## run A
==> flow/design.v (excerpt) <==
module ALU_ft (
    input              clk,
    input              rst,
    input      [31:0]  A,
    input      [31:0]  B,
    input      [2:0]   ALUControl,
    output reg [31:0]  Result,
    output reg         Zero,
    output reg         Carry,
    output reg         OverFlow,
    output reg         Negative,
    output reg         fault_detected_out
);
    wire [31:0] alu_res;
    wire alu_z, alu_c, alu_v, alu_n;
    ALU u_alu (
        .A(A),
        .B(B),
        .ALUControl(ALUControl),
        .Result(alu_res),
        .Zero(alu_z),
        .Carry(alu_c),
        .OverFlow(alu_v),
        .Negative(alu_n)
    );
    reg [31:0] res_t1;
    reg [31:0] res_t2;
    localparam STAGE1 = 2'b00;
    localparam STAGE2 = 2'b01;
    localparam STAGE3 = 2'b10;
    reg [1:0] state;
    always @(posedge clk or negedge rst) begin
        if (!rst) begin
            state              <= STAGE1;
            fault_detected_out <= 1'b0;
            res_t1             <= 32'b0;
            res_t2             <= 32'b0;
            Result             <= 32'b0;
            Zero               <= 1'b0;
            Carry              <= 1'b0;
            OverFlow           <= 1'b0;
            Negative           <= 1'b0;
        end
  ...
Size: about 1500 cells after synthesis, roughly 100 flip-flops, about 13000 um2 of cells after synthesis.
clock: 3.22 ns
lec_check: 0
cap_margin: 30
core_margin: 2
core_utilization: 72
cts_cluster_diameter: 348
cts_cluster_size: 99
place_density: 0.77
setup_slack_margin: 0.96
slew_margin: 30
run.sh (not shown) runs the stock make flow with config.mk's settings and CLKGATE_MAP_FILE=.
Run A: aborted in 3_5_place_dp (tool error)
#### Input delta (run B over run A)
-- flow/config.mk --
<<< run A, line 9
export CORE_MARGIN = 2
export CORE_UTILIZATION = 72
export CTS_CLUSTER_DIAMETER = 348
export CTS_CLUSTER_SIZE = 99
export PLACE_DENSITY = 0.77
export SETUP_SLACK_MARGIN = 0.96
export SLEW_MARGIN = 30
>>> run B, line 9
export CORE_MARGIN = 2
export CORE_UTILIZATION = 65
export CTS_CLUSTER_DIAMETER = 213
export CTS_CLUSTER_SIZE = 33
export SLEW_MARGIN = 30
==> flow/constraint.sdc <==
create_clock -name core_clock -period 4.85 [get_ports {clk}]
set_input_delay 0.9700 -clock core_clock [delete_from_list [all_inputs] [get_ports {clk}]]
set_output_delay 0.9700 -clock core_clock [all_outputs]
set_load 0.01 [all_outputs]
Results
- Run B: all stages done; final checks FAILED (negative setup slack).
- Diff run A -> run B: area of the core up 12%; aoi/oai-family share of the synthesized area flat; die size up 2000 um2.
- On post-synthesis instance area, run A and run B are neck and neck.
- Run B vs run A — vertical extent of the die rose about 5%.
- Against run A, run B comes in 7.1 um higher on width of the chip.
- [run B] core utilization before placement fell 7.8 points relative to run A
- In run B, last weighted congestion value of the routability-driven placer is lower than in run A.
- Between run B and run A, the proportion of synthesized area in mux cells figures differ only marginally.
### run B -> run C
-- flow/config.mk --
<<< run B, line 9
export CORE_MARGIN = 2
export CORE_UTILIZATION = 65
export CTS_CLUSTER_DIAMETER = 213
export CTS_CLUSTER_SIZE = 33
export SLEW_MARGIN = 30
>>> run C, line 9
export CORE_MARGIN = 2
export CORE_UTILIZATION = 72
export CTS_CLUSTER_DIAMETER = 348
export CTS_CLUSTER_SIZE = 99
export SLEW_MARGIN = 30
==> flow/constraint.sdc <==
create_clock -name core_clock -period 3.22 [get_ports {clk}]
set_input_delay 0.6440 -clock core_clock [delete_from_list [all_inputs] [get_ports {clk}]]
set_output_delay 0.6440 -clock core_clock [all_outputs]
set_load 0.01 [all_outputs]
[summary]
Between run C and run B, it is run C whose starting density of the core is higher, by 7.8 points.
Run C: it failed with a tool error in 3_5_place_dp, so there are no final results.
When the final numbers for run B and run C were put side by side, the area of the core turned out to be smaller in run C.
Run B → run C: chip area decreased by 9.5% relative to the old numbers; row count decreased by 3 relative to the old numbers; final RePlAce weighted congestion grew by about 17%.
For run D, these inputs were changed with respect to run C:
-- flow/config.mk --
<<< run C, line 9
export CORE_MARGIN = 2
export CORE_UTILIZATION = 72
export CTS_CLUSTER_DIAMETER = 348
export CTS_CLUSTER_SIZE = 99
export SLEW_MARGIN = 30
>>> run D, line 9
export CORE_MARGIN = 2
export CORE_UTILIZATION = 40
export SLEW_MARGIN = 30
==> flow/constraint.sdc <==
create_clock -name core_clock -period 6.0 [get_ports {clk}]
set_input_delay 1.2000 -clock core_clock [delete_from_list [all_inputs] [get_ports {clk}]]
set_output_delay 1.2000 -clock core_clock [all_outputs]
set_load 0.01 [all_outputs]
Notes after the runs:
- Run D: done, clean on timing, DRC and antenna
- Compared with run C, in run D synthesized cell count neither gained nor lost much, chip area picked up an extra 77%, width of the chip picked up an extra 33%.
- Of run C and run D, the run reporting the higher weighted congestion at the end of routability-driven global placement was run C.
- Register bit total from synthesis: run D vs run C identical
- Looking only at initial core utilization, and setting everything else aside, the lower value of run C and run D goes to run D.
- Between run D and run C, it is run D whose floorplan row count is higher, by 17.
- As far as number of nets at floorplan goes, run C and run D are indistinguishable; the numbers are identical.
Edits applied to the flow inputs when going from run D to run E:
-- flow/config.mk --
<<< run D, line 9
export CORE_MARGIN = 2
export CORE_UTILIZATION = 40
export SLEW_MARGIN = 30
>>> run E, line 9
export CORE_MARGIN = 2
export CORE_UTILIZATION = 65
export CTS_CLUSTER_SIZE = 37
export SETUP_SLACK_MARGIN = -0.34
export SLEW_MARGIN = 30
==> flow/constraint.sdc <==
create_clock -name core_clock -period 4.45 [get_ports {clk}]
set_input_delay 0.8900 -clock core_clock [delete_from_list [all_inputs] [get_ports {clk}]]
set_output_delay 0.8900 -clock core_clock [all_outputs]
set_load 0.01 [all_outputs]
Findings:
Finished, but not clean: run E, with negative setup slack. Run E vs run D, area occupied by multi-input gates went up by 160 um2. Against run D, run E comes in about 3.6% lower on met2 wire length. Run E vs. run D: top fanout value on the critical path moved down; final cell count higher. As far as number of max-cap violations goes, run D and run E are indistinguishable; the numbers are identical. Run E — areal power density over the cells 59 nW/um2 higher, run D as reference. Delta (run E minus run D): first-pass GRT wire length went up by 4.7 mm; via count went up by 2616; total power went up by about 50%; horizontal die dimension went down by 39 um. In the metrics for run D and run E, the one carrying the higher design area is run E.
No activity file was given, so power comes from the tool's default toggle rates.
